==> flow/design.v <==
`timescale 10ns / 1ns
`timescale 10ns / 1ns
module riscv_cpu(
	input  rst,
	input  clk,
	output reg [31:0] PC,
	output Inst_Req_Valid,
	input Inst_Req_Ack,
	input  [31:0] Instruction,
	input Inst_Valid,
	output Inst_Ack,
	output [31:0] Address,
	output MemWrite,
	output [31:0] Write_data,
	output [3:0] Write_strb,
	output MemRead,
	input Mem_Req_Ack,
	input  [31:0] Read_data,
	input Read_data_Valid,
	output Read_data_Ack
);
reg [31:0] IR ;
reg [31:0] MDR;
reg [31:0] PC_reg;
reg [31:0] ALU_reg;
reg [31:0] RF_reg1;
reg [31:0] RF_reg2;
wire RegWrite_Valid;
wire MemRead_Valid ;
wire MemWrite_Valid;
wire [31:0] ALUResult;
wire        zero     ;
wire [31:0] PCset   ;
wire [31:0] PCadd4  ;
wire [31:0] PCoffset;
wire [31:0] signextend_out;
wire [31:0] zeroextend_out;
wire [31:0] shiftleft2_out;
wire [31:0]sext;
wire [31:0]sext_b;
wire [31:0]sext_u;
wire [9:0]ALUOp;
wire [2:0]ALUSrcA;
wire [2:0]ALUSrcB;
wire [3:0]RegSrc;
wire [1:0]Branch;
wire      Reg_Write;   
wire      RegWrite;
wire      BranchPerf;
wire [7:0]MemSrc;
wire      DataRead; 
wire      PCWrite;
wire      IRWrite;
wire      PCSrc;
wire [4 :0] RF_waddr ;
wire [4 :0] RF_raddr1;
wire [4 :0] RF_raddr2;
wire        RF_wen   ;
wire [31:0] RF_wdata ;
wire [31:0] RF_rdata1;
wire [31:0] RF_rdata2;
wire [31:0] ALU_data1;
wire [31:0] ALU_data2;
wire [31:0] MemOutput;
wire [31:0] RegOutput;
wire IR_wen;
assign IR_wen = ~DataRead & IRWrite;
always @(posedge clk) 
begin
    IR <= IR_wen ? Instruction : IR;
end
always @(posedge clk) 
begin
    MDR <= DataRead ? Read_data : MDR;
end
always @(posedge clk) 
begin
    ALU_reg <= ALUResult;
end
always @(posedge clk) 
begin
    RF_reg1 <= RF_rdata1;
end
always @(posedge clk) 
begin
    RF_reg2 <= RF_rdata2;
end
always @(posedge clk) 
begin
    if(rst)
        PC_reg <= PC_reg;
    else
        PC_reg <= PC;
end
always@(posedge clk) 
begin
    if(rst)
         PC <= 32'd0;
    else                  
        PC <= (PCWrite | BranchPerf) ? PCset : PC;           
end
assign BranchPerf = (Branch[0] & zero) | (Branch[1] &~zero);
assign PCset = PCSrc ? ALUResult : ALU_reg; 
control Control(
    clk,
    rst,
    Inst_Req_Ack,
    IR,
    Inst_Valid,
    Mem_Req_Ack,
    Read_data_Valid,
    sext,
    sext_b,
    sext_u,    
    ALUOp,
    ALUSrcA,
    ALUSrcB,
    RegSrc,
    Branch,
    RegWrite,   
    MemSrc,
    Inst_Req_Valid,  
    Inst_Ack,
    MemRead,
    MemWrite, 
    Read_data_Ack,
    DataRead, 
    PCWrite,
    IRWrite,
    PCSrc
);
assign RF_waddr  = IR[11: 7];
assign RF_raddr1 = IR[19:15];
assign RF_raddr2 = IR[24:20];
assign RF_wen    = RegWrite ;
reg_file Reg_file(
    clk,
    rst,
    RF_waddr,
    RF_raddr1,
    RF_raddr2,
    RF_wen,
    RF_wdata,
    RF_rdata1,
    RF_rdata2
);
assign ALU_data1  = (ALUSrcA == 2'b01) ? PC      :
                    (ALUSrcA == 2'b10) ? PC-4    :
                                         RF_reg1 ; 
assign ALU_data2  = (ALUSrcB == 2'b01) ? sext     : 
                    (ALUSrcB == 2'b10) ? sext_b   :
                    (ALUSrcB == 2'b11) ? 32'd4    :
                                         RF_reg2;
alu ALU(
    ALU_data1,
    ALU_data2,
    ALUOp,
    zero,
    ALUResult
);
mem_operation MemOperation(
    MemSrc,
    MDR,
    RF_reg2,
    ALU_reg[1:0],
    MemOutput,
    RegOutput,
    Write_strb
);
assign Address    = {ALU_reg[31:2], 2'b00};
assign Write_data = RegOutput;
assign RF_wdata = RegSrc[0] ? MemOutput:
                  RegSrc[1] ? sext_u:
                  RegSrc[2] ? PC_reg:
                  RegSrc[3] ? ALU_reg:                 
                              ALU_reg;
endmodule
`timescale 10ns / 1ns
module control(
    input clk,
    input rst,
    input  Inst_Req_Ack,
    input  [31:0]inst,
    input  Inst_Valid,
    input  Mem_Req_Ack,
    input  Read_data_Valid,
    output [31:0]sext,
    output [31:0]sext_b,
    output [31:0]sext_u,        
    output [9:0]alu_op,
    output [2:0]alu_src_a,
    output [2:0]alu_src_b,
    output [3:0]reg_src,
    output [1:0]branch,
    output      reg_write,   
    output [7:0]mem_src,
    output Inst_Req_Valid,  
    output Inst_Ack,
    output MemRead,
    output MemWrite, 
    output Read_data_Ack,
    output data_read, 
    output pc_write,
    output ir_write,
    output pc_src
);
wire  [6:0]inst_6_0  ;
wire  [2:0]inst_14_12;
wire  [6:0]inst_31_25;
assign inst_6_0   = inst[6 : 0];
assign inst_14_12 = inst[14:12];
assign inst_31_25 = inst[31:25];
wire type_j;
wire type_r;
wire type_s;
wire type_b;
wire type_i;
wire type_u;
wire type_l;
wire type_ical ;
assign type_j = (inst_6_0==7'b1101111);
assign type_r = (inst_6_0==7'b0110011);
assign type_s = (inst_6_0==7'b0100011);
assign type_b = (inst_6_0==7'b1100011);
assign type_i =  type_l   | type_ical | inst_jalr;
assign type_u  =  inst_lui | inst_auipc;
assign type_ical = (inst_6_0==7'b0010011);
assign type_l    = (inst_6_0==7'b0000011);
wire inst_lui  ;
wire inst_auipc;
wire inst_jal  ;
wire inst_jalr ;
wire inst_beq  ;
wire inst_bne  ;
wire inst_blt  ;
wire inst_bge  ;
wire inst_bltu ;
wire inst_bgeu ;
wire inst_lb   ;
wire inst_lh   ;
wire inst_lw   ;
wire inst_lbu  ;
wire inst_lhu  ;
wire inst_sb   ;
wire inst_sh   ;
wire inst_sw   ;
wire inst_addi ;
wire inst_slti ;
wire inst_sltiu;
wire inst_xori ;
wire inst_ori  ;
wire inst_andi ;
wire inst_slli ;
wire inst_srli ;
wire inst_srai ;
wire inst_add  ;
wire inst_sub  ;
wire inst_sll  ;
wire inst_slt  ;
wire inst_sltu ;
wire inst_xor  ;
wire inst_srl  ;
wire inst_sra  ;
wire inst_or   ;
wire inst_and  ;
assign inst_lui   = (inst_6_0==7'b0110111  );
assign inst_auipc = (inst_6_0==7'b0010111);
assign inst_jal   = (type_j);
assign inst_jalr  = (inst_6_0==7'b1100111 & inst_14_12==3'b000 );
assign inst_beq   = (type_b & inst_14_12==3'b000  );
assign inst_bne   = (type_b & inst_14_12==3'b001  );
assign inst_blt   = (type_b & inst_14_12==3'b100  );
assign inst_bge   = (type_b & inst_14_12==3'b101  );
assign inst_bltu  = (type_b & inst_14_12==3'b110 );
assign inst_bgeu  = (type_b & inst_14_12==3'b111 );
assign inst_lb    = (type_l & inst_14_12==3'b000   );
assign inst_lh    = (type_l & inst_14_12==3'b001   );
assign inst_lw    = (type_l & inst_14_12==3'b010   );
assign inst_lbu   = (type_l & inst_14_12==3'b100  );
assign inst_lhu   = (type_l & inst_14_12==3'b101  );
assign inst_sb    = (type_s & inst_14_12==3'b000   );
assign inst_sh    = (type_s & inst_14_12==3'b001   );
assign inst_sw    = (type_s & inst_14_12==3'b010   );
assign inst_addi  = (type_ical & inst_14_12==3'b000 );
assign inst_slti  = (type_ical & inst_14_12==3'b010 );
assign inst_sltiu = (type_ical & inst_14_12==3'b011);
assign inst_xori  = (type_ical & inst_14_12==3'b100 );
assign inst_ori   = (type_ical & inst_14_12==3'b110  );
assign inst_andi  = (type_ical & inst_14_12==3'b111 );
assign inst_slli  = (type_ical & inst_14_12==3'b001 & inst_31_25==7'b0000000);
assign inst_srli  = (type_ical & inst_14_12==3'b101 & inst_31_25==7'b0000000);
assign inst_srai  = (type_ical & inst_14_12==3'b101 & inst_31_25==7'b0100000);
assign inst_add   = (type_r & inst_14_12==3'b000  & inst_31_25==7'b0000000);
assign inst_sub   = (type_r & inst_14_12==3'b000  & inst_31_25==7'b0100000);
assign inst_sll   = (type_r & inst_14_12==3'b001  & inst_31_25==7'b0000000);
assign inst_slt   = (type_r & inst_14_12==3'b010  & inst_31_25==7'b0000000);
assign inst_sltu  = (type_r & inst_14_12==3'b011 & inst_31_25==7'b0000000);
assign inst_xor   = (type_r & inst_14_12==3'b100  & inst_31_25==7'b0000000);
assign inst_srl   = (type_r & inst_14_12==3'b101  & inst_31_25==7'b0000000);
assign inst_sra   = (type_r & inst_14_12==3'b101  & inst_31_25==7'b0100000);
assign inst_or    = (type_r & inst_14_12==3'b110   & inst_31_25==7'b0000000);
assign inst_and   = (type_r & inst_14_12==3'b111  & inst_31_25==7'b0000000);
wire [9:0]alu_op_tmp     ;
wire [2:0]alu_src_a_tmp  ;
wire [2:0]alu_src_b_tmp  ;
wire [3:0]reg_src_tmp    ;
wire [1:0]branch_tmp     ;
wire      reg_write_tmp  ;    
wire [7:0]mem_src_tmp    ;
assign alu_op_tmp[0] = type_l     | type_s    | inst_jalr  |
                       inst_addi  | inst_add  | inst_jal   |
                       inst_auipc ;
assign alu_op_tmp[1] = inst_beq   | inst_bne  | inst_sub   ;
assign alu_op_tmp[2] = inst_blt   | inst_bge  | inst_slti  |
                       inst_slt   ;
assign alu_op_tmp[3] = inst_bltu  | inst_bgeu | inst_sltiu |
                       inst_sltu  ;
assign alu_op_tmp[4] = inst_andi  | inst_and  ;
assign alu_op_tmp[5] = inst_or    | inst_ori  ;
assign alu_op_tmp[6] = inst_xor   | inst_xori ;
assign alu_op_tmp[7] = inst_sll   | inst_slli ;
assign alu_op_tmp[8] = inst_srl   | inst_srli ;
assign alu_op_tmp[9] = inst_sra   | inst_srai ; 
assign alu_src_a_tmp = (inst_auipc | type_j) ? 2'b10: 2'b00;   
assign alu_src_b_tmp = (type_i | type_s | type_j | inst_auipc) ? 2'b01: 2'b00; 
assign branch_tmp[0] = inst_beq   | inst_bge  | inst_bgeu ;
assign branch_tmp[1] = inst_bne   | inst_blt  | inst_bltu ;
assign mem_src_tmp[0] = inst_lw   ;
assign mem_src_tmp[1] = inst_lb   ;
assign mem_src_tmp[2] = inst_lbu  ;
assign mem_src_tmp[3] = inst_lh   ;
assign mem_src_tmp[4] = inst_lhu  ;
assign mem_src_tmp[5] = inst_sw   ;
assign mem_src_tmp[6] = inst_sb   ;
assign mem_src_tmp[7] = inst_sh   ;
assign reg_write_tmp  = type_u | type_r | type_j | type_ical | inst_jalr | type_l;
assign reg_src_tmp[0] = type_l   ;
assign reg_src_tmp[1] = inst_lui ;
assign reg_src_tmp[2] = inst_jalr| type_j;
assign reg_src_tmp[3] = 1'b0;
wire [31:0]imm_i;
wire [31:0]imm_s;
wire [31:0]imm_b;
wire [31:0]imm_u;
wire [31:0]imm_j;
assign imm_i  = {{21{inst[31]}}, inst[30:20]};
assign imm_s  = {{21{inst[31]}}, inst[30:25], inst[11:7]};
assign imm_b  = {{20{inst[31]}}, inst[7], inst[30:25], inst[11:8], 1'b0};
assign imm_u  = {inst[31:12], 12'b0};
assign imm_j  = {{12{inst[31]}}, inst[19:12], inst[20], inst[30:21], 1'b0};
assign sext = ({32{type_i}} & {imm_i})
            | ({32{type_s}} & {imm_s})
            | ({32{type_b}} & {imm_b})
            | ({32{type_u}} & {imm_u})
            | ({32{type_j}} & {imm_j});
assign sext_b = imm_b;
assign sext_u = imm_u;
reg [3:0]current_state;
wire [3:0]next_state;
wire [ 3:0] IF_next;
wire [ 3:0] IW_next;
wire [ 3:0] ID_next;
wire [ 3:0] EX_next;  
wire [ 3:0] LD_next;
wire [ 3:0] RW_next;
wire [ 3:0] ST_next;
wire [ 3:0] WB_next;
assign IF_next    = (Inst_Req_Ack) ? 4'b0001: 4'b0000; 
assign IW_next    = (Inst_Valid)   ? 4'b0010: 4'b0001;  
assign ID_next    = 4'b0011;
assign EX_next    = (type_l) ? 4'b0110:
                    (type_s) ? 4'b0101:
                    (type_b) ? 4'b0000:
                               4'b0100;                                             
assign LD_next    = (Mem_Req_Ack)     ? 4'b0111: 4'b0110 ;
assign RW_next    = (Read_data_Valid) ? 4'b0100 : 4'b0111;
assign ST_next    = (Mem_Req_Ack)     ? 4'b0000 : 4'b0101 ;
assign WB_next    = 4'b0000;
assign next_state = (current_state == 4'b0000)  ? IF_next :
                    (current_state == 4'b0001)  ? IW_next :
                    (current_state == 4'b0010)  ? ID_next :
                    (current_state == 4'b0011)  ? EX_next :
                    (current_state == 4'b0110)  ? LD_next :
                    (current_state == 4'b0111) ? RW_next :
                    (current_state == 4'b0101)  ? ST_next :
                    (current_state == 4'b0100)  ? WB_next :
                                            4'b0000;
always@(posedge clk) begin     
    current_state <= (rst) ? 4'b1000 : next_state;
end
assign Inst_Req_Valid = (current_state == 4'b0000);    
assign Inst_Ack       = (current_state == 4'b0001 || current_state == 4'b1000);  
assign MemRead        = (current_state == 4'b0110);
assign MemWrite       = (current_state == 4'b0101);      
assign Read_data_Ack  = (current_state == 4'b0111);
assign alu_op    = (current_state == 4'b0000 || current_state == 4'b0010) ? 10'b0000000001:   
                   alu_op_tmp   ;
assign alu_src_a = (current_state == 4'b0000) ? 2'b01:
                   (current_state == 4'b0010) ? 2'b10:  
                   alu_src_a_tmp; 
assign alu_src_b = (current_state == 4'b0000) ? 2'b11:
                   (current_state == 4'b0010) ? 2'b10:
                   alu_src_b_tmp;
assign reg_src   = (current_state == 4'b0100) ? reg_src_tmp : 3'b0001;
assign branch    = (current_state == 4'b0000 || current_state == 4'b0001 || current_state == 4'b0010 || current_state == 4'b1000) ? 2'b0 : branch_tmp ;
assign mem_src   = (current_state == 4'b0000 || current_state == 4'b0001 || current_state == 4'b0010 || current_state == 4'b1000) ? 8'b0 : mem_src_tmp;
assign reg_write = (current_state == 4'b0100) ? reg_write_tmp : 1'b0;
assign data_read = (current_state == 4'b0111 && Read_data_Ack && Read_data_Valid);  
assign pc_write  = (current_state == 4'b0000 && Inst_Req_Ack  && Inst_Req_Valid || current_state == 4'b0011 && (type_j || inst_jalr));
assign ir_write  = (current_state == 4'b0001 && Inst_Valid && Inst_Ack);     
assign pc_src    = (current_state == 4'b0000 || current_state == 4'b0011 && (type_j || inst_jalr));
endmodule
`timescale 10ns / 1ns
module alu(
    input [32 - 1:0] A,
    input [32 - 1:0] B,
    input [9:0] alu_op,
    output Zero,
    output [32 - 1:0] Result
);
wire alu_add ;    
wire alu_sub ;    
wire alu_slt ;    
wire alu_sltu;    
wire alu_and ;    
wire alu_or  ;    
wire alu_xor ;    
wire alu_sll ;    
wire alu_srl ;    
wire alu_sra ;    
assign alu_add  = alu_op[0];
assign alu_sub  = alu_op[1];
assign alu_slt  = alu_op[2];
assign alu_sltu = alu_op[3];
assign alu_and  = alu_op[4];
assign alu_or   = alu_op[5];
assign alu_xor  = alu_op[6];
assign alu_sll  = alu_op[7];
assign alu_srl  = alu_op[8];
assign alu_sra  = alu_op[9];
wire [31:0] add_sub_result; 
wire [31:0] slt_result; 
wire [31:0] sltu_result;
wire [31:0] and_result;
wire [31:0] or_result;
wire [31:0] xor_result;
wire [31:0] sll_result; 
wire [31:0] srl_result; 
wire [31:0] sra_result; 
wire [31:0] adder_a     ;
wire [31:0] adder_b     ;
wire [33:0] adder_result;
wire        adder_cin   ;
assign adder_a      = A;
assign adder_b      = (alu_sub | alu_slt) ? ~B : B;
assign adder_cin    = (alu_sub | alu_slt);
assign adder_result = {adder_a,adder_cin} + {adder_b,adder_cin};
assign add_sub_result = adder_result[32:1];
assign slt_result[31:1] = 31'b0;
assign slt_result[0]    = (A[31]  & ~B[31])
                        | ((A[31] ~^ B[31]) & adder_result[32]);
assign sltu_result[31:1] = 31'b0;
assign sltu_result[0]    = (A < B);                        
assign and_result = A & B;
assign or_result  = A | B;
assign xor_result = A ^ B;
assign sll_result = A << B[4:0];
assign sra_result = {{31{A[31]}}, 1'b0} << ~(B[4:0]) | A >> B[4:0];
assign srl_result = A >> B[4:0];
assign Zero     = ({Result} == 32'b0);
assign Result     = ({32{alu_add | alu_sub}} & add_sub_result)
                  | ({32{alu_slt          }} & slt_result    )
                  | ({32{alu_sltu         }} & sltu_result   )
                  | ({32{alu_and          }} & and_result    )
                  | ({32{alu_or           }} & or_result     )
                  | ({32{alu_xor          }} & xor_result    )
                  | ({32{alu_sll          }} & sll_result    )
                  | ({32{alu_sra          }} & sra_result    )
                  | ({32{alu_srl          }} & srl_result    );                                    
endmodule
`timescale 10ns / 1ns
module mem_operation(
    input  [7 :0]control_code,
    input  [31:0]mem_input,
    input  [31:0]reg_input,
    input  [1 :0]ea,    
    output [31:0]mem_output,
    output [31:0]reg_output,
    output [3 :0]write_strb
);
wire [31:0] lw_result ;
wire [31:0] lb_result ;
wire [31:0] lbu_result;
wire [31:0] lh_result ;
wire [31:0] lhu_result;
assign lw_result  = mem_input;
assign lb_result  = ({32{ea==2'b00}} & {{24{mem_input[ 7]}},mem_input[7 : 0]})
                  | ({32{ea==2'b01}} & {{24{mem_input[15]}},mem_input[15: 8]})
                  | ({32{ea==2'b10}} & {{24{mem_input[23]}},mem_input[23:16]})
                  | ({32{ea==2'b11}} & {{24{mem_input[31]}},mem_input[31:24]});
assign lbu_result = ({32{ea==2'b00}} & {{24'd0},mem_input[7 : 0]})
                  | ({32{ea==2'b01}} & {{24'd0},mem_input[15: 8]})
                  | ({32{ea==2'b10}} & {{24'd0},mem_input[23:16]})
                  | ({32{ea==2'b11}} & {{24'd0},mem_input[31:24]});
assign lh_result  = ({32{ea[1]==1'b0}} & {{16{mem_input[15]}},mem_input[15: 0]})               
                  | ({32{ea[1]==1'b1}} & {{16{mem_input[31]}},mem_input[31:16]});
assign lhu_result = ({32{ea[1]==1'b0}} & {{16'd0},mem_input[15: 0]})
                  | ({32{ea[1]==1'b1}} & {{16'd0},mem_input[31:16]});
assign mem_output = ({32{control_code[0]}} & lw_result )
                  | ({32{control_code[1]}} & lb_result )
                  | ({32{control_code[2]}} & lbu_result)
                  | ({32{control_code[3]}} & lh_result )
                  | ({32{control_code[4]}} & lhu_result); 
wire [3:0] sw_strb ;
wire [3:0] sb_strb ;
wire [3:0] sh_strb ;
assign sw_strb  = 4'b1111;
assign sb_strb  = ({4{ea==2'b00}} & 4'b0001)
                | ({4{ea==2'b01}} & 4'b0010)
                | ({4{ea==2'b10}} & 4'b0100)
                | ({4{ea==2'b11}} & 4'b1000);
assign sh_strb  = ({4{ea[1]==1'b0}} & 4'b0011)
                | ({4{ea[1]==1'b1}} & 4'b1100);
assign write_strb = ({4{control_code[5]}} & sw_strb )
                  | ({4{control_code[6]}} & sb_strb )
                  | ({4{control_code[7]}} & sh_strb );
wire [31:0] sw_result ;
wire [31:0] sb_result ;
wire [31:0] sh_result ;
assign sw_result  = reg_input;
assign sb_result  = ({32{ea[1:0]==2'b00}} & {24'd0,reg_input[ 7: 0]      })
                  | ({32{ea[1:0]==2'b01}} & {16'd0,reg_input[ 7: 0], 8'd0})
                  | ({32{ea[1:0]==2'b10}} & { 8'd0,reg_input[ 7: 0],16'd0})
                  | ({32{ea[1:0]==2'b11}} & {      reg_input[ 7: 0],24'd0});
assign sh_result  = ({32{ea[1]==1'b0 }} & {16'd0,reg_input[15: 0]})
                  | ({32{ea[1]==1'b1 }} & {reg_input[15: 0],16'd0});
assign reg_output = ({32{control_code[5]}} & sw_result )
                  | ({32{control_code[6]}} & sb_result )
                  | ({32{control_code[7]}} & sh_result );
endmodule
`timescale 10 ns / 1 ns
module reg_file(
	input clk,
	input rst,
	input [5 - 1:0] waddr,
	input [5 - 1:0] raddr1,
	input [5 - 1:0] raddr2,
	input wen,
	input [32 - 1:0] wdata,
	output [32 - 1:0] rdata1,
	output [32 - 1:0] rdata2
);
	reg [32-1:0] rf[32 - 1:0];
	assign rdata1=rf[raddr1];
	assign rdata2=rf[raddr2];
	always@(posedge clk)
	begin
	  	if(rst)
	  	begin
	  		rf[0]<=0;
			rf[1]<=0;
	  		rf[2]<=0;
			rf[3]<=0;
	  		rf[4]<=0;
			rf[5]<=0;
	  		rf[6]<=0;
			rf[7]<=0;
	  		rf[8]<=0;
			rf[9]<=0;
	  		rf[10]<=0;
			rf[11]<=0;
	  		rf[12]<=0;
			rf[13]<=0;
	  		rf[14]<=0;
			rf[15]<=0;
	  		rf[16]<=0;
			rf[17]<=0;
	  		rf[18]<=0;
			rf[19]<=0;
	  		rf[20]<=0;
			rf[21]<=0;
	  		rf[22]<=0;
			rf[23]<=0;
	  		rf[24]<=0;
			rf[25]<=0;
	  		rf[26]<=0;
			rf[27]<=0;
	  		rf[28]<=0;
			rf[29]<=0;
	  		rf[30]<=0;
			rf[31]<=0;															
		end
		else 
		begin
			if(wen==1&&waddr!=0)
			begin
				rf[waddr]<=wdata;
			end
		end
	end
endmodule
==> flow/run.sh <==
#!/bin/bash
# the make line also repeats each setting of config.mk as NAME=value (left out here)
make -C /OpenROAD-flow-scripts/flow DESIGN_CONFIG=/design/flow/config.mk WORK_HOME=/design/flow/orfs CLKGATE_MAP_FILE= finish
==> flow/config.mk <==
export PLATFORM = sky130hd
export DESIGN_NAME = riscv_cpu
export DESIGN_NICKNAME = riscv_cpu
export VERILOG_FILES = /design/flow/design.v
export SDC_FILE = /design/flow/constraint.sdc
export NUM_CORES = 4
export LEC_CHECK = 0
export CAP_MARGIN = 20
export CORE_MARGIN = 2
export CORE_UTILIZATION = 66
export MAX_ROUTING_LAYER = met4
export SETUP_SLACK_MARGIN = 0.83
export SLEW_MARGIN = 20
==> flow/constraint.sdc <==
create_clock -name core_clock -period 7.04 [get_ports {clk}]
set_input_delay 1.4080 -clock core_clock [delete_from_list [all_inputs] [get_ports {clk}]]
set_output_delay 1.4080 -clock core_clock [all_outputs]
set_load 0.01 [all_outputs]
==> results of run 1 <==
-- repair_timing --
action / 4_1_cts
resized: 109
hold buffers: 0
endpoints found under the hold margin: 0
pin swaps: 51
setup endpoints to repair: 35
gates cloned: 0
buffers inserted: 54
-- metrics by stage --
| stage | std cells | hold slack [ns] |
|---|---|---|
| detailed placement | 7463 | 0.485 |
| floorplan | 5817 | 0.442 |
| global placement | 7452 | 0.463 |
| CTS | 7744 | 0.495 |
-- layer usage --
layer | overflow | global-route usage (%)
met4 | 77 | 78.0
met5 | - | -
met1 | 4 | 80.9
met3 | 4 | 66.6
met2 | 53 | 92.8
==> impl_summary.log, run 1 <==
[report] implementation figures
[metrics] area of the mapped netlist: roughly 70000 µm²
[metrics] Error Message: [ERROR GRT-0232] Routing congestion too high. Check the congestion heatmap in the GUI.
[metrics] H-Tree Level Count: 3
[metrics] number of I/O pins: 175
[metrics] proportion of register bits with asynchronous set or reset after synthesis: 0%
[metrics] post-synthesis cell count from yosys: just under 6k
[metrics] CTS max path bufs: 3
[metrics] combinational family with the most area after synthesis: multiplexers
[metrics] width of the die: ~330 µm
[metrics] top cells by area, synth: edfxtp_1, mux4_2, nor2_1
[metrics] Post-synth EDFFs: between 1k and 1.5k
[metrics] flip-flop cell with the highest count after synthesis: edfxtp_1
[metrics] Placement Setup Slack: 0.0598 ns
[metrics] sequential cell area fraction in the yosys report: about half
[metrics] stage reached: global routing (5_1_grt)
[metrics] most used standard cells in the synthesized netlist: nor2_1, edfxtp_1, mux4_2
[metrics] post-synthesis share of cell area spent on and, or, nand and nor gates: between 10% and 20%
[metrics] standard cell core area: between 100000 and 150000 µm²
[metrics] vertical extent of the die: 335 µm
[metrics] number of rows created at floorplan: between 100 and 150
[metrics] HPWL after detailed placement: between 200 and 250 mm
[metrics] cell taking the most area after synthesis: edfxtp_1
[metrics] library cells used by synthesis: around 110
[metrics] synthesized netlist cell count: slightly below 6k
[metrics] synthesis-stage register bit count: 1257
[metrics] share of the synthesized area in the top cell type: between 40% and 50%
[metrics] most common cell in the synthesized netlist: nor2_1
[metrics] CTS buffer count: 119
[metrics] number of warnings reported in the yosys synthesis log: 3
[metrics] post-synthesis adder-cell area fraction: under 10%
[metrics] chip area from the yosys synthesis statistics: between 70000 and 80000 µm²
[metrics] synthesized-area fraction occupied by ao, oa, aoi and oai cells: under 10%
[metrics] Cell Area, Placed: a little under 80000 µm²
[metrics] DIE AREA: between 100000 and 150000 µm²
[metrics] GRT Overall Usage: between 80% and 90%
[metrics] buffers added on ports: 172
[metrics] clock root buffer: clkbuf_16
[metrics] multiplexer fraction of the synthesized cell area: between 20% and 30%
[metrics] total clock sinks: between 1k and 1.5k
[metrics] post-synthesis share of cell area spent on xor and xnor gates: less than 1%
[metrics] Init Core Util: approximately two thirds
[metrics] syn avg cell area: about 12 µm²
[metrics] overall overflow remaining after global route: between 100 and 150
[metrics] weighted congestion reported at the end of routability-driven placement: ~1.1
[metrics] outcome: aborted with a tool error
==> inputs of run 2 (changes only) <==
ABC_AREA = 1   (was default)
CAP_MARGIN = 30   (was 20)
CELL_PAD_IN_SITES_DETAIL_PLACEMENT = 1   (was default)
CELL_PAD_IN_SITES_GLOBAL_PLACEMENT = 3   (was default)
CORE_ASPECT_RATIO = 1.35   (was default)
CORE_MARGIN = 3   (was 2)
CORE_UTILIZATION = 68   (was 66)
CTS_CLUSTER_SIZE = 70   (was default)
HOLD_SLACK_MARGIN = -0.02   (was default)
MIN_ROUTING_LAYER = met1   (was default)
PLACE_DENSITY = 0.4   (was default)
SETUP_SLACK_MARGIN = -0.2   (was 0.83)
clock period = 7.5 ns   (was 7.04 ns; I/O delays follow)
==> impl_summary.log, run 2 <==
[report] implementation figures
[metrics] most common cell in the synthesized netlist: nor2_1
[metrics] library cells used by synthesis: between 60 and 70
[metrics] number of rows created at floorplan: roughly 140
[metrics] sequential cell area fraction in the yosys report: between 40 and 50%
[metrics] vertical extent of the die: between 300 and 400 µm
[metrics] Post-synth EDFFs: 1120
[metrics] synthesized netlist cell count: slightly above 9k
[metrics] flip-flop cell with the highest count after synthesis: edfxtp_1
[metrics] combinational family with the most area after synthesis: simple AND/OR/NAND/NOR gates
[metrics] post-synthesis share of cell area spent on and, or, nand and nor gates: between 20% and 30%
[metrics] area of the mapped netlist: around 75000 µm²
[metrics] post-synthesis adder-cell area fraction: 2.16%
[metrics] number of warnings reported in the yosys synthesis log: 3
[metrics] synthesis-stage register bit count: approximately 1.3k
[metrics] standard cell core area: roughly 110000 µm²
[metrics] share of the synthesized area in the top cell type: between 40% and 50%
[metrics] cell taking the most area after synthesis: edfxtp_1
[metrics] most used standard cells in the synthesized netlist: nor2_1, nand2_1, o21ai_0
[metrics] Error Message: [ERROR GPL-0301] Utilization 154.722 % exceeds 100%.
[metrics] outcome: aborted with a tool error
[metrics] chip area from the yosys synthesis statistics: ~75000 µm²
[metrics] proportion of register bits with asynchronous set or reset after synthesis: 0%
[metrics] top cells by area, synth: edfxtp_1, nor2_1, o21ai_0
[metrics] Init Core Util: between 60% and 70%
[metrics] DIE AREA: 114000 µm²
[metrics] stage reached: global placement without I/O (3_1_place_gp_skip_io)
[metrics] multiplexer fraction of the synthesized cell area: less than 1%
[metrics] syn avg cell area: roughly 8 µm²
[metrics] post-synthesis share of cell area spent on xor and xnor gates: 0.470%
[metrics] width of the die: about 290 µm
[metrics] post-synthesis cell count from yosys: 9329
[metrics] synthesized-area fraction occupied by ao, oa, aoi and oai cells: between 10% and 20%
==> inputs of run 3 (changes only) <==
ABC_AREA = default   (was 1)
CAP_MARGIN = 40   (was 30)
CELL_PAD_IN_SITES_DETAIL_PLACEMENT = 0   (was 1)
CELL_PAD_IN_SITES_GLOBAL_PLACEMENT = default   (was 3)
CORE_ASPECT_RATIO = default   (was 1.35)
CORE_MARGIN = 2   (was 3)
CORE_UTILIZATION = 58   (was 68)
CTS_CLUSTER_SIZE = default   (was 70)
HOLD_SLACK_MARGIN = default   (was -0.02)
MAX_ROUTING_LAYER = default   (was met4)
PLACE_DENSITY = default   (was 0.4)
SETUP_SLACK_MARGIN = 1.47   (was -0.2)
TNS_END_PERCENT = 70   (was default)
clock period = 4.02 ns   (was 7.5 ns; I/O delays follow)
==> impl_summary.log, run 3 <==
[report] implementation figures
[metrics] CTS max path bufs: 3
[metrics] number of placed cells counting well taps: just over 8k
[metrics] GRT Overall Usage: between 80% and 90%
[metrics] number of I/O pins: between 150 and 200
[metrics] HPWL after detailed placement: 241 mm
[metrics] overall overflow remaining after global route: 368
[metrics] synthesized-area fraction occupied by ao, oa, aoi and oai cells: slightly below 8%
[metrics] number of warnings reported in the yosys synthesis log: 3
[metrics] share of the synthesized area in the top cell type: 46.6%
[metrics] combinational family with the most area after synthesis: multiplexers
[metrics] flip-flop cell with the highest count after synthesis: edfxtp_1
[metrics] H-Tree Level Count: 3
[metrics] multiplexer fraction of the synthesized cell area: roughly 23%
[metrics] post-synthesis share of cell area spent on xor and xnor gates: less than 1%
[metrics] Error Message: [ERROR GRT-0232] Routing congestion too high. Check the congestion heatmap in the GUI.
[metrics] most used standard cells in the synthesized netlist: nor2_1, edfxtp_1, mux4_2
[metrics] synthesis-stage register bit count: between 1k and 1.5k
[metrics] width of the die: 357 µm
[metrics] post-synthesis cell count from yosys: approximately 5.8k
[metrics] standard cell core area: between 100000 and 150000 µm²
[metrics] syn avg cell area: about 12 µm²
[metrics] library cells used by synthesis: between 100 and 150
[metrics] Post-synth EDFFs: 1120
[metrics] most common cell in the synthesized netlist: nor2_1
[metrics] post-synthesis share of cell area spent on and, or, nand and nor gates: around an eighth
[metrics] synthesized netlist cell count: a little under 6k
[metrics] sequential cell area fraction in the yosys report: roughly 50%
[metrics] Init Core Util: approximately three fifths
[metrics] cell taking the most area after synthesis: edfxtp_1
[metrics] top cells by area, synth: edfxtp_1, mux4_2, nor2_1
[metrics] DIE AREA: approximately 130000 µm²
[metrics] post-synthesis adder-cell area fraction: under 10%
[metrics] area of the mapped netlist: about 72000 µm²
[metrics] outcome: aborted with a tool error
[metrics] chip area from the yosys synthesis statistics: between 70000 and 80000 µm²
[metrics] number of rows created at floorplan: around 130
[metrics] weighted congestion reported at the end of routability-driven placement: between 1 and 1.5
[metrics] vertical extent of the die: 357 µm
[metrics] total clock sinks: about 1.3k
[metrics] CTS buffer count: ~120
[metrics] buffers added on ports: 172
[metrics] proportion of register bits with asynchronous set or reset after synthesis: 0%
[metrics] stage reached: global routing (5_1_grt)
[metrics] clock root buffer: clkbuf_16
[run 3: metal layers]
layer,overflow,global-route usage [%]
met5,5,49.1
met4,146,79.8
met3,42,73.3
met2,130,93.7
met1,45,82.4
[run 3: metrics by stage]
| step | util (%) | cell area (µm²) | hold WS [ns] | setup slack [ns] |
|---|---|---|---|---|
| 2_1_floorplan | - | 73300 | 0.442 | -2.09 |
| 3_3_place_gp | 68.0 | 84100 | 0.466 | -2.86 |
| 3_5_place_dp | 68.2 | 84400 | 0.490 | -2.85 |
| 4_1_cts | 73.3 | 90700 | 0.499 | -2.37 |
[run 3: what timing repair did]
| item | CTS |
|---|---|
| cloned | 1 |
| setup endpoints to repair | 2198 |
| pin swaps | 129 |
| endpoints found under the hold margin | 0 |
| setup buffers | 67 |
| resized | 409 |
| hold buffers | 0 |
==> inputs of run 4 (changes only) <==
CAP_MARGIN = 20   (was 40)
CELL_PAD_IN_SITES_DETAIL_PLACEMENT = default   (was 0)
CORE_UTILIZATION = 61   (was 58)
CTS_CLUSTER_SIZE = 34   (was default)
HOLD_SLACK_MARGIN = 0.27   (was default)
MIN_ROUTING_LAYER = default   (was met1)
PLACE_DENSITY_LB_ADDON = 0.03   (was default)
SETUP_SLACK_MARGIN = 1.35   (was 1.47)
TNS_END_PERCENT = default   (was 70)
clock period = 4.7 ns   (was 4.02 ns; I/O delays follow)
==> impl_summary.log, run 4 <==
[report] implementation figures
[metrics] synthesized netlist cell count: 5784
[metrics] combinational family with the most area after synthesis: multiplexers
[metrics] syn avg cell area: 12.5 µm²
[metrics] CTS max path bufs: 3
[metrics] cell taking the most area after synthesis: edfxtp_1
[metrics] H-Tree Level Count: 4
[metrics] sequential cell area fraction in the yosys report: roughly half
[metrics] post-synthesis share of cell area spent on and, or, nand and nor gates: approximately an eighth
[metrics] chip area from the yosys synthesis statistics: 72200 µm²
[metrics] most common cell in the synthesized netlist: nor2_1
[metrics] GRT Overall Usage: approximately 77%
[metrics] standard cell core area: between 100000 and 150000 µm²
[metrics] library cells used by synthesis: ~110
[metrics] Error Message: [ERROR GRT-0116] Global routing finished with congestion. Check the congestion regions in the DRC Viewer.
[metrics] post-synthesis adder-cell area fraction: under 10%
[metrics] area of the mapped netlist: roughly 70000 µm²
[metrics] buffers added on ports: approximately 170
[metrics] overall overflow remaining after global route: 24
[metrics] width of the die: 348 µm
[metrics] proportion of register bits with asynchronous set or reset after synthesis: 0%
[metrics] HPWL after detailed placement: 252 mm
[metrics] synthesized-area fraction occupied by ao, oa, aoi and oai cells: under 10%
[metrics] vertical extent of the die: 348 µm
[metrics] most used standard cells in the synthesized netlist: nor2_1, edfxtp_1, mux4_2
[metrics] Cell Area, Placed: between 80000 and 90000 µm²
[metrics] number of placed cells counting well taps: 8128
[metrics] post-synthesis cell count from yosys: between 5k and 6k
[metrics] Init Core Util: 61.3%
[metrics] top cells by area, synth: edfxtp_1, mux4_2, nor2_1
[metrics] number of I/O pins: 175
[metrics] outcome: aborted with a tool error
[metrics] number of warnings reported in the yosys synthesis log: 3
[metrics] multiplexer fraction of the synthesized cell area: between 20% and 30%
[metrics] DIE AREA: approximately 120000 µm²
[metrics] stage reached: global routing (5_1_grt)
[metrics] Post-synth EDFFs: 1120
[metrics] total clock sinks: ~1.3k
[metrics] flip-flop cell with the highest count after synthesis: edfxtp_1
[metrics] post-synthesis share of cell area spent on xor and xnor gates: 0.825%
[metrics] number of rows created at floorplan: 126
[metrics] CTS buffer count: 130
[metrics] weighted congestion reported at the end of routability-driven placement: 1.16
[metrics] share of the synthesized area in the top cell type: about 47%
[metrics] synthesis-stage register bit count: 1257
[metrics] clock root buffer: clkbuf_16
[run 4: what timing repair did]
item | in CTS
cloned | 6
endpoints found under the setup margin | 2148
pin swaps | 136
setup buffers | 113
gates resized | 523
hold buffers | 0
[run 4: layer usage]
metal,GRT overflow,GRT usage [%]
met1,0,78.0
met2,9,91.0
met3,1,62.6
met4,13,74.1
met5,1,33.5
[run 4: metrics by stage]
step | worst slack (ns) | util [%] | setup TNS (ns)
after detailed placement | -2.09 | 71.1 | -71.98
after floorplan | -1.41 | - | -44.72
after CTS | -1.63 | 77.1 | -52.99
after global placement | -2.06 | 71.1 | -70.27
==> inputs of run 5 (changes only) <==
ABC_AREA = 1   (was default)
CAP_MARGIN = 30   (was 20)
CORE_ASPECT_RATIO = 0.84   (was default)
CORE_MARGIN = 10   (was 2)
CORE_UTILIZATION = 40   (was 61)
CTS_CLUSTER_SIZE = 14   (was 34)
HOLD_SLACK_MARGIN = default   (was 0.27)
PLACE_DENSITY_LB_ADDON = 0.01   (was 0.03)
SETUP_SLACK_MARGIN = default   (was 1.35)
SLEW_MARGIN = 35   (was 20)
TNS_END_PERCENT = 70   (was default)
clock period = 7.92 ns   (was 4.7 ns; I/O delays follow)
==> impl_summary.log, run 5 <==
[report] extracting results
[metrics] standard cell core area: between 150000 and 200000 µm²
[metrics] CTS buffer count: approximately 150
[metrics] number of fill cells: ~18k
[metrics] area used by sequential logic in the layout: approximately 36000 µm²
[metrics] period utilisation layout: 83.9%
[metrics] final WL: a little over 400 mm
[metrics] power consumed by the clock network: roughly 0.007 W
[metrics] Hold Vio Cnt, Final: 0
[metrics] Most common cell on crit path: nand2_1
[metrics] multiplexer fraction of the synthesized cell area: less than 1%
[metrics] number of rows created at floorplan: about 150
[metrics] top cells by area, synth: edfxtp_1, nor2_1, o21ai_0
[metrics] clock root buffer: clkbuf_16
[metrics] Least-Margin Pin Slew: ~1.1 ns
[metrics] weighted congestion reported at the end of routability-driven placement: 1.09
[metrics] post-cts resize count: 0
[metrics] first-iteration detailed-routing DRC count: between 10k and 15k
[metrics] Main power group: sequential cells
[metrics] Final Max Slew Viols: 0
[metrics] setup slack of the most critical reg-to-reg path: approximately 1.3 ns
[metrics] overall overflow remaining after global route: 0
[metrics] library cells used by synthesis: 63
[metrics] buffers added on ports: ~170
[metrics] GRT Overall Usage: about two fifths
[metrics] synthesized-area fraction occupied by ao, oa, aoi and oai cells: a little under a fifth
[metrics] post-synthesis share of cell area spent on xor and xnor gates: 0.470%
[metrics] slew margin rel.: 23.4%
[metrics] number of I/O pins: between 150 and 200
[metrics] CTS max path bufs: 3
[metrics] total clock sinks: 1257
[metrics] crit path max-delay cell type: a31oi_1
[metrics] Post-synth EDFFs: between 1k and 1.5k
[metrics] post-synthesis adder-cell area fraction: around 2.2%
[metrics] Min-Delay Path Depth: 2
[metrics] vertical extent of the die: approximately 420 µm
[metrics] Max Fclk: between 0.15 and 0.2 GHz
[metrics] combinational family with the most area after synthesis: simple AND/OR/NAND/NOR gates
[metrics] max-cap check violation count: 0
[metrics] Worst Clk Skew: 0.0446 ns
[metrics] combinational gate power: 0.00236 W
[metrics] Pwr Density: around 200 nW/µm²
[metrics] VDD IR max: between 0.2 and 0.25 mV
[metrics] final net count: 9424
[metrics] Worst Path Arrival: between 7 and 8 ns
[metrics] width of the die: between 400 and 500 µm
[metrics] launching instance or port of the critical path: IR[3]$_DFFE_PP_
[metrics] worst hold-check path type: register to register
[metrics] switching portion of total power: between 20% and 30%
[metrics] startpoint class of the critical path: register
[metrics] cell taking the most area after synthesis: edfxtp_1
[metrics] initial antenna violation count: 37
[metrics] synthesis-stage register bit count: around 1.3k
[metrics] most common cell in the synthesized netlist: nor2_1
[metrics] number of detailed-route iterations in the first pass: 6
[metrics] DR vias: ~75k
[metrics] start-to-end type of the worst setup path: register to register
[metrics] number of warnings reported in the yosys synthesis log: 3
[metrics] maximum single-stage delay on the critical path: between 0.6 and 0.7 ns
[metrics] topmost layer with routed signal wires: met5
[metrics] number of cells on the worst reg-to-reg path: 33
[metrics] Init Core Util: 40.2%
[metrics] number of warning messages in the logs: 120
[metrics] number of setup violations in the final report: 0
[metrics] critical path capture point: PC[16]$_SDFFE_PP0P_
[metrics] synthesis-to-finish area growth: 13.2%
[metrics] required time at the worst-slack endpoint: approximately 8.6 ns
[metrics] power of the sequential group: ~0.0077 W
[metrics] post-synthesis cell count from yosys: 9329
[metrics] area of the mapped netlist: ~75000 µm²
[metrics] syn avg cell area: 7.99 µm²
[metrics] synthesized netlist cell count: 9329
[metrics] amount of wire on met2 after detailed routing: roughly 160 mm
[metrics] proportion of register bits with asynchronous set or reset after synthesis: 0%
[metrics] clock-pin slew on the worst setup and hold paths: roughly 0.06 ns
[metrics] reg-to-reg critical path endpoint: PC[16]$_SDFFE_PP0P_
[metrics] setup repair after global routing missed its margin: no
[metrics] combinational power share: 13.8%
[metrics] flip-flop cell with the highest count after synthesis: edfxtp_1
[metrics] critical path buffer and inverter count: 6
[metrics] Clk network pwr share: between 40 and 50%
[metrics] HPWL after detailed placement: 281 mm
[metrics] total power draw: around 0.017 W
[metrics] Tmin final: approximately 6.6 ns
[metrics] combined area of the multi-input logic cells: ~33000 µm²
[metrics] post-synthesis share of cell area spent on and, or, nand and nor gates: 21.5%
[metrics] Leakage Power: approximately 34 nW
[metrics] buffer count from post-CTS setup fixing: 0
[metrics] Worst setup EP type: register
[metrics] hold_buf cts: 0
[metrics] wire length on met3: ~63 mm
[metrics] sequential cell area fraction in the yosys report: about 50%
[metrics] share of the synthesized area in the top cell type: 45.1%
[metrics] wire length of the first global-routing pass: 557 mm
[metrics] reg2reg start: IR[3]$_DFFE_PP_
[metrics] DIE AREA: ~200000 µm²
[metrics] CTS tree: yes
[metrics] critical hold path startpoint: PC[27]$_SDFFE_PP0P_
[metrics] Internal Power: approximately 0.012 W
[metrics] outcome: finished clean
[metrics] Routed met1 length: 168 mm
[metrics] detailed-route DRC error count: 0
[metrics] most used standard cells in the synthesized netlist: nor2_1, nand2_1, o21ai_0
[metrics] largest fanout of any net on the critical path: 64
[metrics] Psw: around 0.0050 W
[metrics] post-detailed-route count of antenna-violating nets: 0
[metrics] post-DR vias/cell: between 6 and 7
[metrics] hold endpoint: PC[27]$_SDFFE_PP0P_
[metrics] Routed wire per std cell: 34.5 µm
[metrics] clock latency on the worst-skew pair: 0.81 ns
[metrics] H-Tree Level Count: 4
[metrics] part of the power in registers: 44.8%
[metrics] maximum number of pins on one net before global-route repair: between 150 and 200
[metrics] cell type group with the largest total delay on the critical path: simple AND/OR/NAND/NOR gates
[metrics] final total negative setup slack: 0 ns
[metrics] number of global-route vias before repair: about 67k
[metrics] chip area from the yosys synthesis statistics: 74600 µm²
[metrics] Crit. path cell count: 33
==> run 5: per-layer routing <==
| metal | track usage (%) | vias up |
|---|---|---|
| li1 | - | 31833 |
| met1 | 53.9 | 36599 |
| met2 | 51.2 | 5643 |
| met3 | 16.0 | 750 |
| met4 | 13.8 | 24 |
| met5 | 0 | - |
==> run 5: metrics by stage <==
step / cells / instance area, µm² / hold slack, ns / setup WS, ns / util [%]
after floorplan: 9362 / 74700 / 0.445 / 3.08 / -
after detailed placement: 11576 / 79400 / 0.475 / 1.30 / 42.8
after CTS: 11842 / 84300 / 0.485 / 1.30 / 45.4
after global placement: 11573 / 79300 / 0.471 / 1.14 / 42.7
final: 11858 / 84400 / 0.483 / 1.28 / 45.5
after global routing: 11842 / 84400 / 0.510 / 0.912 / 45.5
==> run 5: area by class of cell <==
| type | instances | share of cell area, % |
|---|---|---|
| diodes | 16 | 0.0474 |
| clock buffers | 196 | 4.77 |
| clock inverters | 70 | 0.980 |
| inverters | 854 | 3.86 |
| multi-input cells | 6501 | 38.7 |
| flip-flops and latches | 1257 | 43.1 |
| well taps | 2499 | 3.70 |
| repair buffers | 465 | 4.88 |
==> inputs of run 6 (changes only) <==
ABC_AREA = default   (was 1)
CAP_MARGIN = 20   (was 30)
CORE_ASPECT_RATIO = default   (was 0.84)
CORE_MARGIN = 2   (was 10)
CTS_CLUSTER_SIZE = default   (was 14)
PLACE_DENSITY_LB_ADDON = default   (was 0.01)
SETUP_SLACK_MARGIN = 1.31   (was default)
SLEW_MARGIN = 20   (was 35)
TNS_END_PERCENT = default   (was 70)
clock period = 8.04 ns   (was 7.92 ns; I/O delays follow)
==> impl_summary.log, run 6 <==
[report] extracting results
[metrics] post-detailed-route count of antenna-violating nets: 0
[metrics] slew margin rel.: 22.9%
[metrics] synthesis-to-finish area growth: 16.4%
[metrics] HPWL after detailed placement: around 210 mm
[metrics] setup slack of the most critical reg-to-reg path: 1.42 ns
[metrics] GRT Overall Usage: 34.1%
[metrics] power of the sequential group: roughly 0.0076 W
[metrics] total clock sinks: 1257
[metrics] post-synthesis adder-cell area fraction: roughly 2.2%
[metrics] Routed wire per std cell: 37.8 µm
[metrics] start-to-end type of the worst setup path: register to register
[metrics] overall overflow remaining after global route: 0
[metrics] number of I/O pins: roughly 180
[metrics] clock-pin slew on the worst setup and hold paths: about 0.06 ns
[metrics] DR vias: approximately 56k
[metrics] startpoint class of the critical path: register
[metrics] utilization after layout: 47.0%
[metrics] width of the die: ~430 µm
[metrics] H-Tree Level Count: 4
[metrics] Clk network pwr share: a little under two fifths
[metrics] combinational family with the most area after synthesis: multiplexers
[metrics] maximum single-stage delay on the critical path: between 0.5 and 0.6 ns
[metrics] synthesized netlist cell count: 5784
[metrics] launching instance or port of the critical path: IR[3]$_DFFE_PP_
[metrics] post-synthesis share of cell area spent on and, or, nand and nor gates: roughly an eighth
[metrics] Psw: between 0.004 and 0.005 W
[metrics] chip area from the yosys synthesis statistics: 72200 µm²
[metrics] Worst Path Arrival: around 7.3 ns
[metrics] Hold Vio Cnt, Final: 0
[metrics] final total negative setup slack: 0 ns
[metrics] post-synthesis cell count from yosys: slightly below 6k
[metrics] CTS tree: yes
[metrics] library cells used by synthesis: roughly 110
[metrics] critical path buffer and inverter count: 9
[metrics] post-DR vias/cell: 6.60
[metrics] CTS max path bufs: 3
[metrics] outcome: finished clean
[metrics] Most common cell on crit path: buf_4
[metrics] part of the power in registers: between 40% and 50%
[metrics] detailed-route DRC error count: 0
[metrics] final net count: 6207
[metrics] first-iteration detailed-routing DRC count: approximately 8.5k
[metrics] cell type group with the largest total delay on the critical path: AND-OR/OR-AND gates
[metrics] Final Max Slew Viols: 0
[metrics] Worst Clk Skew: ~0.041 ns
[metrics] sequential cell area fraction in the yosys report: about half
[metrics] Main power group: sequential cells
[metrics] largest fanout of any net on the critical path: 17
[metrics] Init Core Util: around two fifths
[metrics] worst hold-check path type: register to register
[metrics] VDD IR max: around 0.20 mV
[metrics] CTS buffer count: about 140
[metrics] number of setup violations in the final report: 0
[metrics] maximum number of pins on one net before global-route repair: 109
[metrics] vertical extent of the die: ~430 µm
[metrics] worst slack on hold paths: between 0.4 and 0.5 ns
[metrics] Pwr Density: roughly 200 nW/µm²
[metrics] reg-to-reg critical path endpoint: PC[3]$_SDFFE_PP0P_
[metrics] number of global-route vias before repair: around 54k
[metrics] period utilisation layout: between 80 and 90%
[metrics] standard cell core area: 179000 µm²
[metrics] Placement Setup Slack: roughly 0.80 ns
[metrics] synthesis-stage register bit count: roughly 1.3k
[metrics] post-synthesis share of cell area spent on xor and xnor gates: less than 1%
[metrics] switching portion of total power: 29.3%
[metrics] buffers added on ports: ~170
[metrics] combinational power share: about 18%
[metrics] cell taking the most area after synthesis: edfxtp_1
[metrics] initial antenna violation count: 12
[metrics] Post-synth EDFFs: roughly 1.1k
[metrics] Max Fclk: about 0.15 GHz
[metrics] clock root buffer: clkbuf_16
[metrics] number of detailed-route iterations in the first pass: 8
[metrics] critical hold path startpoint: Control.current_state[8]$_DFF_P_
[metrics] wire length of the first global-routing pass: between 400 and 500 mm
[metrics] max-cap check violation count: 0
[metrics] hold endpoint: Control.current_state[8]$_DFF_P_
[metrics] Tmin final: between 6 and 7 ns
[metrics] DIE AREA: around 180000 µm²
[metrics] share of the synthesized area in the top cell type: 46.6%
[metrics] weighted congestion reported at the end of routability-driven placement: ~1.1
[metrics] multiplexer fraction of the synthesized cell area: a little under a quarter
[metrics] area of the mapped netlist: between 70000 and 80000 µm²
[metrics] proportion of register bits with asynchronous set or reset after synthesis: 0%
[metrics] number of warning messages in the logs: between 90 and 100
[metrics] clock latency on the worst-skew pair: about 0.84 ns
[metrics] number of cells on the worst reg-to-reg path: 30
[metrics] Leakage Power: between 20 and 30 nW
[metrics] critical path capture point: PC[3]$_SDFFE_PP0P_
[metrics] most used standard cells in the synthesized netlist: nor2_1, edfxtp_1, mux4_2
[metrics] Worst setup EP type: register
[metrics] syn avg cell area: about 12 µm²
[metrics] reg2reg start: IR[3]$_DFFE_PP_
[metrics] top cells by area, synth: edfxtp_1, mux4_2, nor2_1
[metrics] Min-Delay Path Depth: 2
[metrics] setup repair after global routing missed its margin: no
[metrics] crit path max-delay cell type: or4_4
[metrics] PnR worst setup slack: between 1 and 1.5 ns
[metrics] Least-Margin Pin Slew: approximately 1.2 ns
[metrics] required time at the worst-slack endpoint: ~8.8 ns
[metrics] combinational gate power: 0.00306 W
[metrics] Crit. path cell count: 30
[metrics] power consumed by the clock network: between 0.006 and 0.007 W
[metrics] Internal Power: about 0.012 W
[metrics] number of warnings reported in the yosys synthesis log: 3
[metrics] final WL: roughly 320 mm
[metrics] most common cell in the synthesized netlist: nor2_1
[metrics] flip-flop cell with the highest count after synthesis: edfxtp_1
[metrics] number of rows created at floorplan: around 160
[metrics] synthesized-area fraction occupied by ao, oa, aoi and oai cells: between 7 and 8%
==> run 6: area by class of cell <==
cell class	count	area [µm²]
sequential	1257	36400
multi-input combinational	3835	34100
antenna	7	17.5
fill	15881	94800
timing repair buffer	633	5530
clock inverter	64	637
tap	2355	2950
clock buffer	189	3800
inverter	142	543
==> run 6: metal layers <==
layer | track usage [%] | share of wire [%]
met1 | 41.2 | 34
met2 | 53.4 | 46
met3 | 6.94 | 10
met4 | 27.0 | 9.7
met5 | 0 | 0.021
==> run 6: timing repair <==
action,4_1_cts,5_1_grt
pin swaps,3,67
gates resized,20,152
hold buffers,0,0
gates cloned,1,7
setup endpoints to repair,32,32
setup buffers,10,76
==> run 6: through the flow <==
step / power (W) / instances / cell area [µm²]
3_3_place_gp: 0.0105 / 8123 / 77800
2_1_floorplan: 0.00911 / 5817 / 72300
3_5_place_dp: 0.0105 / 8127 / 77900
4_1_cts: 0.0167 / 8391 / 82500
6_report: 0.0169 / 8482 / 84000
5_1_grt: 0.0173 / 8475 / 84000
==> inputs of run 7 (changes only) <==
CAP_MARGIN = 40   (was 20)
CELL_PAD_IN_SITES_DETAIL_PLACEMENT = 0   (was default)
CORE_UTILIZATION = 56   (was 40)
MIN_ROUTING_LAYER = met1   (was default)
PLACE_DENSITY_LB_ADDON = 0.01   (was default)
SETUP_SLACK_MARGIN = 1.47   (was 1.31)
TNS_END_PERCENT = 70   (was default)
clock period = 5.94 ns   (was 8.04 ns; I/O delays follow)
==> impl_summary.log, run 7 <==
[report] extracting results
[metrics] sequential cell area fraction in the yosys report: 50.4%
[metrics] worst hold-check path type: register to register
[metrics] clock root buffer: clkbuf_16
[metrics] maximum single-stage delay on the critical path: around 0.40 ns
[metrics] Crit. path cell count: 35
[metrics] slew margin rel.: about a third
[metrics] CTS buffer count: about 130
[metrics] total clock sinks: between 1k and 1.5k
[metrics] setup repair after global routing missed its margin: yes
[metrics] Least-Margin Pin Slew: a little over 1 ns
[metrics] library cells used by synthesis: roughly 110
[metrics] number of rows created at floorplan: approximately 130
[metrics] standard cell core area: roughly 130000 µm²
[metrics] critical hold path startpoint: Control.current_state[4]$_DFF_P_
[metrics] number of warning messages in the logs: 98
[metrics] number of cells on the worst reg-to-reg path: 35
[metrics] DIE AREA: roughly 130000 µm²
[metrics] maximum number of pins on one net before global-route repair: roughly 120
[metrics] post-synthesis adder-cell area fraction: about 2.2%
[metrics] multiplexer fraction of the synthesized cell area: 22.5%
[metrics] post-synthesis share of cell area spent on and, or, nand and nor gates: about an eighth
[metrics] synthesis-to-finish area growth: 24.6%
[metrics] Psw: approximately 0.0073 W
[metrics] cell taking the most area after synthesis: edfxtp_1
[metrics] synthesis-stage register bit count: 1257
[metrics] number of I/O pins: between 150 and 200
[metrics] reg-to-reg critical path endpoint: PC[26]$_SDFFE_PP0P_
[metrics] VDD IR max: roughly 0.49 mV
[metrics] start-to-end type of the worst setup path: register to register
[metrics] number of detailed-route iterations in the first pass: 9
[metrics] hold_buf cts: 0
[metrics] Worst Clk Skew: about 0.067 ns
[metrics] Init Core Util: ~57%
[metrics] HPWL after detailed placement: 228 mm
[metrics] reg2reg start: IR[6]$_DFFE_PP_
[metrics] final WL: approximately 350 mm
[metrics] Final Max Slew Viols: 0
[metrics] Pwr Density: 267 nW/µm²
[metrics] number of global-route vias before repair: between 60k and 70k
[metrics] width of the die: between 300 and 400 µm
[metrics] DR vias: 62.9k
[metrics] first-iteration detailed-routing DRC count: 12.0k
[metrics] combinational gate power: ~0.0053 W
[metrics] Most common cell on crit path: buf_6
[metrics] overall overflow remaining after global route: 0
[metrics] Internal Power: 0.0167 W
[metrics] GRT Overall Usage: a little over half
[metrics] weighted congestion reported at the end of routability-driven placement: approximately 1.1
[metrics] max-cap check violation count: 0
[metrics] buffers added on ports: between 150 and 200
[metrics] Worst setup EP type: register
[metrics] setup slack of the most critical reg-to-reg path: -0.62 ns
[metrics] clock latency on the worst-skew pair: 0.83 ns
[metrics] PnR worst setup slack: -0.621 ns
[metrics] vertical extent of the die: around 360 µm
[metrics] Min-Delay Path Depth: 2
[metrics] syn avg cell area: about 12 µm²
[metrics] synthesized netlist cell count: 5784
[metrics] cell type group with the largest total delay on the critical path: AND-OR/OR-AND gates
[metrics] proportion of register bits with asynchronous set or reset after synthesis: 0%
[metrics] number of warnings reported in the yosys synthesis log: 3
[metrics] causes of the layout check failure: setup timing
[metrics] Main power group: sequential cells
[metrics] crit path max-delay cell type: edfxtp_1
[metrics] critical path capture point: PC[26]$_SDFFE_PP0P_
[metrics] post-synthesis share of cell area spent on xor and xnor gates: less than 1%
[metrics] wire length of the first global-routing pass: approximately 480 mm
[metrics] most used standard cells in the synthesized netlist: nor2_1, edfxtp_1, mux4_2
[metrics] hold endpoint: Control.current_state[8]$_DFF_P_
[metrics] initial antenna violation count: 21
[metrics] Tmin final: roughly 6.6 ns
[metrics] post-route standard cell area excluding fillers: 89900 µm²
[metrics] post-DR vias/cell: approximately 7.4
[metrics] Post-synth EDFFs: 1120
[metrics] top cells by area, synth: edfxtp_1, mux4_2, nor2_1
[metrics] Clk network pwr share: between 30% and 40%
[metrics] critical path buffer and inverter count: 11
[metrics] launching instance or port of the critical path: IR[6]$_DFFE_PP_
[metrics] CTS max path bufs: 3
[metrics] outcome: complete, but fails checks
[metrics] Max Fclk: around 0.15 GHz
[metrics] number of setup violations in the final report: 32
[metrics] switching portion of total power: a little under a third
[metrics] post-detailed-route count of antenna-violating nets: 0
[metrics] most common cell in the synthesized netlist: nor2_1
[metrics] Routed wire per std cell: about 40 µm
[metrics] period utilisation layout: 110%
[metrics] power of the sequential group: between 0.01 and 0.015 W
[metrics] Worst Path Arrival: 7.27 ns
[metrics] post-synthesis cell count from yosys: a little under 6k
[metrics] Placement Setup Slack: -0.878 ns
[metrics] share of the synthesized area in the top cell type: 46.6%
[metrics] power consumed by the clock network: 0.00847 W
[metrics] synthesized-area fraction occupied by ao, oa, aoi and oai cells: 7.85%
[metrics] Hold Vio Cnt, Final: 0
[metrics] CTS tree: yes
[metrics] Leakage Power: about 33 nW
[metrics] part of the power in registers: 42.8%
[metrics] flip-flop cell with the highest count after synthesis: edfxtp_1
[metrics] required time at the worst-slack endpoint: 6.65 ns
[metrics] startpoint class of the critical path: register
[metrics] Cell Area, Placed: about 83000 µm²
[metrics] area of the mapped netlist: approximately 72000 µm²
[metrics] detailed-route DRC error count: 0
[metrics] clock-pin slew on the worst setup and hold paths: about 0.060 ns
[metrics] combinational family with the most area after synthesis: multiplexers
[metrics] final net count: between 6k and 7k
[metrics] H-Tree Level Count: 4
[metrics] combinational power share: 21.9%
[metrics] largest fanout of any net on the critical path: 7
[metrics] chip area from the yosys synthesis statistics: roughly 70000 µm²
run 7: metrics by stage:
stage          util [%]  instances  hold slack [ns]  TNS (ns)  power [W]
2_1_floorplan         -       5817            0.442     -5.53     0.0124
6_report           70.4       8447            0.500    -18.08     0.0240
3_3_place_gp       64.2       8064            0.478    -27.03     0.0149
4_1_cts            69.3       8382            0.496    -12.95     0.0234
3_5_place_dp       64.7       8090            0.488    -26.51     0.0150
5_1_grt            70.4       8435            0.509    -22.14     0.0242
run 7: final cells by class:
cell class	instances	area, µm²
fill	8175	37800
sequential	1257	36400
multi-input combinational	3833	35300
timing repair buffer	1303	11300
clock buffer	166	3520
tap	1662	2080
clock inverter	71	769
inverter	142	552
antenna	13	32.5
run 7: repair_timing:
item	CTS	global route
setup endpoints to repair	110	111
setup buffers	50	45
gates cloned	5	2
pin swaps	107	115
resized	309	294
run 7: routing by layer:
layer | global-route usage (%) | share of wire (%) | vias up
li1 | - | - | 23837
met1 | 61.5 | 30 | 30118
met2 | 77.7 | 44 | 6959
met3 | 17.1 | 15 | 1931
met4 | 44.9 | 11 | 22
met5 | 0.145 | 0.040 | -
==> inputs of run 8 (changes only) <==
CAP_MARGIN = 20   (was 40)
CELL_PAD_IN_SITES_DETAIL_PLACEMENT = default   (was 0)
CORE_UTILIZATION = 70   (was 56)
CTS_CLUSTER_SIZE = 48   (was default)
MIN_ROUTING_LAYER = default   (was met1)
SETUP_SLACK_MARGIN = 1.49   (was 1.47)
TNS_END_PERCENT = default   (was 70)
clock period = 5.72 ns   (was 5.94 ns; I/O delays follow)
==> impl_summary.log, run 8 <==
[report] implementation figures
[metrics] sequential cell area fraction in the yosys report: between 50% and 60%
[metrics] area of the mapped netlist: roughly 72000 µm²
[metrics] overall overflow remaining after global route: between 1k and 1.5k
[metrics] post-synthesis share of cell area spent on and, or, nand and nor gates: approximately an eighth
[metrics] synthesized-area fraction occupied by ao, oa, aoi and oai cells: 7.85%
[metrics] combinational family with the most area after synthesis: multiplexers
[metrics] synthesized netlist cell count: 5784
[metrics] standard cell core area: between 100000 and 150000 µm²
[metrics] share of the synthesized area in the top cell type: between 40% and 50%
[metrics] post-synthesis share of cell area spent on xor and xnor gates: 0.825%
[metrics] width of the die: approximately 330 µm
[metrics] Post-synth EDFFs: 1120
[metrics] post-synthesis cell count from yosys: 5784
[metrics] number of warnings reported in the yosys synthesis log: 3
[metrics] chip area from the yosys synthesis statistics: 72200 µm²
[metrics] most common cell in the synthesized netlist: nor2_1
[metrics] proportion of register bits with asynchronous set or reset after synthesis: 0%
[metrics] GRT Overall Usage: approximately nine tenths
[metrics] total clock sinks: ~1.3k
[metrics] weighted congestion reported at the end of routability-driven placement: between 1 and 1.5
[metrics] multiplexer fraction of the synthesized cell area: about 23%
[metrics] H-Tree Level Count: 3
[metrics] number of I/O pins: 175
[metrics] top cells by area, synth: edfxtp_1, mux4_2, nor2_1
[metrics] post-synthesis adder-cell area fraction: approximately 2.2%
[metrics] number of rows created at floorplan: ~120
[metrics] CTS buffer count: between 100 and 150
[metrics] cell taking the most area after synthesis: edfxtp_1
[metrics] stage reached: global routing (5_1_grt)
[metrics] clock root buffer: clkbuf_16
[metrics] most used standard cells in the synthesized netlist: nor2_1, edfxtp_1, mux4_2
[metrics] synthesis-stage register bit count: between 1k and 1.5k
[metrics] Init Core Util: a little over two thirds
[metrics] vertical extent of the die: between 300 and 400 µm
[metrics] CTS max path bufs: 3
[metrics] outcome: aborted with a tool error
[metrics] buffers added on ports: 172
[metrics] library cells used by synthesis: between 100 and 150
[metrics] HPWL after detailed placement: roughly 230 mm
[metrics] Error Message: [ERROR GRT-0116] Global routing finished with congestion. Check the congestion regions in the DRC Viewer.
[metrics] hold_buf cts: 0
[metrics] flip-flop cell with the highest count after synthesis: edfxtp_1
[metrics] syn avg cell area: 12.5 µm²
[metrics] DIE AREA: between 100000 and 150000 µm²
[run 8: layer usage]
metal / GRT overflow / track usage, %
met1: 66 / 88.4
met2: 546 / 97.7
met3: 108 / 83.3
met4: 464 / 88.7
met5: 19 / 62.2
[run 8: repair_timing]
item	4_1_cts
setup endpoints to repair	1089
gates cloned	4
resized	263
buffers inserted	96
pin swaps	98
[run 8: per-stage QoR]
step	area, µm²	std cells	util, %	total power (W)	worst slack, ns
after CTS	87400	8034	85.6	0.0244	-0.649
after detailed placement	81200	7705	79.6	0.0154	-1.49
after global placement	81200	7704	79.6	0.0152	-1.28
after floorplan	72700	5817	-	0.0128	-0.401
Power is estimated from default activity; no workload was simulated.
